Design spi_host, start of the top module:
module spi_host #
	(
		parameter C_S_AXIS_TDATA_WIDTH = 32,
		parameter integer C_S_AXI_DATA_WIDTH	= 32,
		parameter integer C_S_AXI_ADDR_WIDTH	= 8,
		parameter integer SPI_CS_WIDTH	= 16
	) (
	input spi_clk_i,
	output spi_clk_o,
	output spi_clk_t,
	input spi_mosi_i,
	output spi_mosi_o,
	output spi_mosi_t,
	input spi_miso_i,
	output spi_miso_o,
	output spi_miso_t,
	input [SPI_CS_WIDTH - 1:0]spi_cs_i,
	output [SPI_CS_WIDTH - 1:0]spi_cs_o,
	output [SPI_CS_WIDTH - 1:0]spi_cs_t,
	input  s_axi_aclk,
	input  s_axi_aresetn,
	input [C_S_AXI_ADDR_WIDTH-1 : 0] s_axi_awaddr,
	input  s_axi_awvalid,
	output  s_axi_awready,
	input [C_S_AXI_DATA_WIDTH-1 : 0] s_axi_wdata,
	input  s_axi_wvalid,
	output  s_axi_wready,
	output [1 : 0] s_axi_bresp,
	output  s_axi_bvalid,
	input  s_axi_bready,
	input [C_S_AXI_ADDR_WIDTH-1 : 0] s_axi_araddr,
	input  s_axi_arvalid,
	output  s_axi_arready,
	output [C_S_AXI_DATA_WIDTH-1 : 0] s_axi_rdata,
	output [1 : 0] s_axi_rresp,
	output  s_axi_rvalid,
	input  s_axi_rready,
	output  s_axis_tready,
	input [C_S_AXIS_TDATA_WIDTH-1 : 0] s_axis_tdata,
	input  s_axis_tlast,
	input  s_axis_tvalid,
	input  m_axis_tready,
	output [C_S_AXIS_TDATA_WIDTH-1 : 0] m_axis_tdata,
	output  m_axis_tlast,
	output  m_axis_tvalid
);
clock: 13.3 ns
lec_check: 0
cap_margin: 35
cell_pad_in_sites_detail_placement: 0
cell_pad_in_sites_global_placement: 3
core_aspect_ratio: 0.67
core_margin: 2
core_utilization: 40
hold_slack_margin: 0.11
place_density: 0.6
setup_slack_margin: 1.69
slew_margin: 20
tns_end_percent: 85
run.sh (not shown) runs the stock make flow with config.mk's settings and CLKGATE_MAP_FILE=.
==> next run, changes <==
Settings changed: CAP_MARGIN 35 to 20, CELL_PAD_IN_SITES_DETAIL_PLACEMENT 0 to unset, CELL_PAD_IN_SITES_GLOBAL_PLACEMENT 3 to unset, CORE_ASPECT_RATIO 0.67 to unset, CORE_UTILIZATION 40 to 66, HOLD_SLACK_MARGIN 0.11 to unset, SETUP_SLACK_MARGIN 1.69 to unset, TNS_END_PERCENT 85 to unset.
Clock period 13.3 ns to 5.87 ns, I/O delays scaled along.
Effect: Power went up by well over a third; clock-buffer cell count went up by 7; hold slack gets better by 3.6 ps; cell count went down by roughly a tenth; non-clock buffer count went down by 11; global-route usage went up by 11 points.
==> next run, changes <==
Settings changed: CORE_UTILIZATION 66 to 72, CTS_CLUSTER_DIAMETER set to 91, CTS_CLUSTER_SIZE set to 24.
Clock period 5.87 ns to 4.27 ns, I/O delays scaled along.
=> Die area goes down by 8.1%; final cell count goes down by 2.1%; total power goes up by 26%; clock-buffer cell count goes down by 20; design area goes down by 1.7%; routed wire length goes up by 0.76%; setup slack degrades by 480 ps; critical path depth goes up by 3; synthesized area does not change.

* * *

Starting RTL as in the previous note.
clock: 11.4 ns
lec_check: 0
abc_area: 1
cap_margin: 15
cell_pad_in_sites_detail_placement: 2
cell_pad_in_sites_global_placement: 0
core_aspect_ratio: 1.15
core_margin: 4
core_utilization: 42
cts_cluster_diameter: 23
cts_cluster_size: 27
gpl_routability_driven: 1
gpl_timing_driven: 0
hold_slack_margin: 0.14
max_routing_layer: met4
min_routing_layer: met2
place_density_lb_addon: 0.09
setup_slack_margin: 1.19
slew_margin: 25
tns_end_percent: 40
The baseline failed in detailed placement (DPL-0033).
Next try:
==> flow/config.mk (replaced) <==
export PLATFORM = sky130hd
export DESIGN_NAME = spi_host
export DESIGN_NICKNAME = spi_host
export VERILOG_FILES = /design/flow/design.v
export SDC_FILE = /design/flow/constraint.sdc
export NUM_CORES = 4
export LEC_CHECK = 0
export CAP_MARGIN = 20
export CORE_MARGIN = 2
export CORE_UTILIZATION = 40
export PLACE_DENSITY = 0.6
export SLEW_MARGIN = 20
==> flow/constraint.sdc (replaced) <==
create_clock -name core_clock -period 7.69 [get_ports {s_axi_aclk}]
set_input_delay 1.5380 -clock core_clock [delete_from_list [all_inputs] [get_ports {s_axi_aclk}]]
set_output_delay 1.5380 -clock core_clock [all_outputs]
set_load 0.01 [all_outputs]
The new run completed without violations. Synthesized area falls by a few percent. Synthesized cell count fell by a quarter to a third. Die size falls by a few percent.
Next try:
--- a/flow/config.mk
+++ b/flow/config.mk
@@ -8,5 +8,5 @@
 export CAP_MARGIN = 20
 export CORE_MARGIN = 2
-export CORE_UTILIZATION = 40
-export PLACE_DENSITY = 0.6
+export CORE_UTILIZATION = 72
+export CTS_CLUSTER_SIZE = 25
 export SLEW_MARGIN = 20
==> flow/constraint.sdc (replaced) <==
create_clock -name core_clock -period 4.27 [get_ports {s_axi_aclk}]
set_input_delay 0.8540 -clock core_clock [delete_from_list [all_inputs] [get_ports {s_axi_aclk}]]
set_output_delay 0.8540 -clock core_clock [all_outputs]
set_load 0.01 [all_outputs]
Effect:
- This time the run produced a layout that fails on setup timing
- worst setup slack loses 1600 ps
- first-iteration DRC count grows by 95%
- total power grows by 87%
Next try:
--- a/flow/config.mk
+++ b/flow/config.mk
@@ -8,5 +8,5 @@
 export CAP_MARGIN = 20
 export CORE_MARGIN = 2
-export CORE_UTILIZATION = 72
-export CTS_CLUSTER_SIZE = 25
+export CORE_UTILIZATION = 23
+export PLACE_DENSITY = 0.6
 export SLEW_MARGIN = 20
==> flow/constraint.sdc (replaced) <==
create_clock -name core_clock -period 11.4 [get_ports {s_axi_aclk}]
set_input_delay 2.2800 -clock core_clock [delete_from_list [all_inputs] [get_ports {s_axi_aclk}]]
set_output_delay 2.2800 -clock core_clock [all_outputs]
set_load 0.01 [all_outputs]
=> The changed run completed without violations; die size climbs to 3.1 times its value; area after synthesis stays the same; first-iteration DRC count goes down by 58%.
Next try:
--- a/flow/config.mk
+++ b/flow/config.mk
@@ -6,7 +6,8 @@
 export NUM_CORES = 4
 export LEC_CHECK = 0
+export ABC_AREA = 1
 export CAP_MARGIN = 20
 export CORE_MARGIN = 2
-export CORE_UTILIZATION = 23
+export CORE_UTILIZATION = 72
 export PLACE_DENSITY = 0.6
 export SLEW_MARGIN = 20
==> flow/constraint.sdc (replaced) <==
create_clock -name core_clock -period 7.34 [get_ports {s_axi_aclk}]
set_input_delay 1.4680 -clock core_clock [delete_from_list [all_inputs] [get_ports {s_axi_aclk}]]
set_output_delay 1.4680 -clock core_clock [all_outputs]
set_load 0.01 [all_outputs]
- The changed run completed without violations
- final cell count climbs by about 8%
- cell area goes up by 2.8%
- power came out lower by about 16%
- worst setup slack is worse by 2200 ps
- via count increases by 41%
Power is estimated from default activity; no workload was simulated.
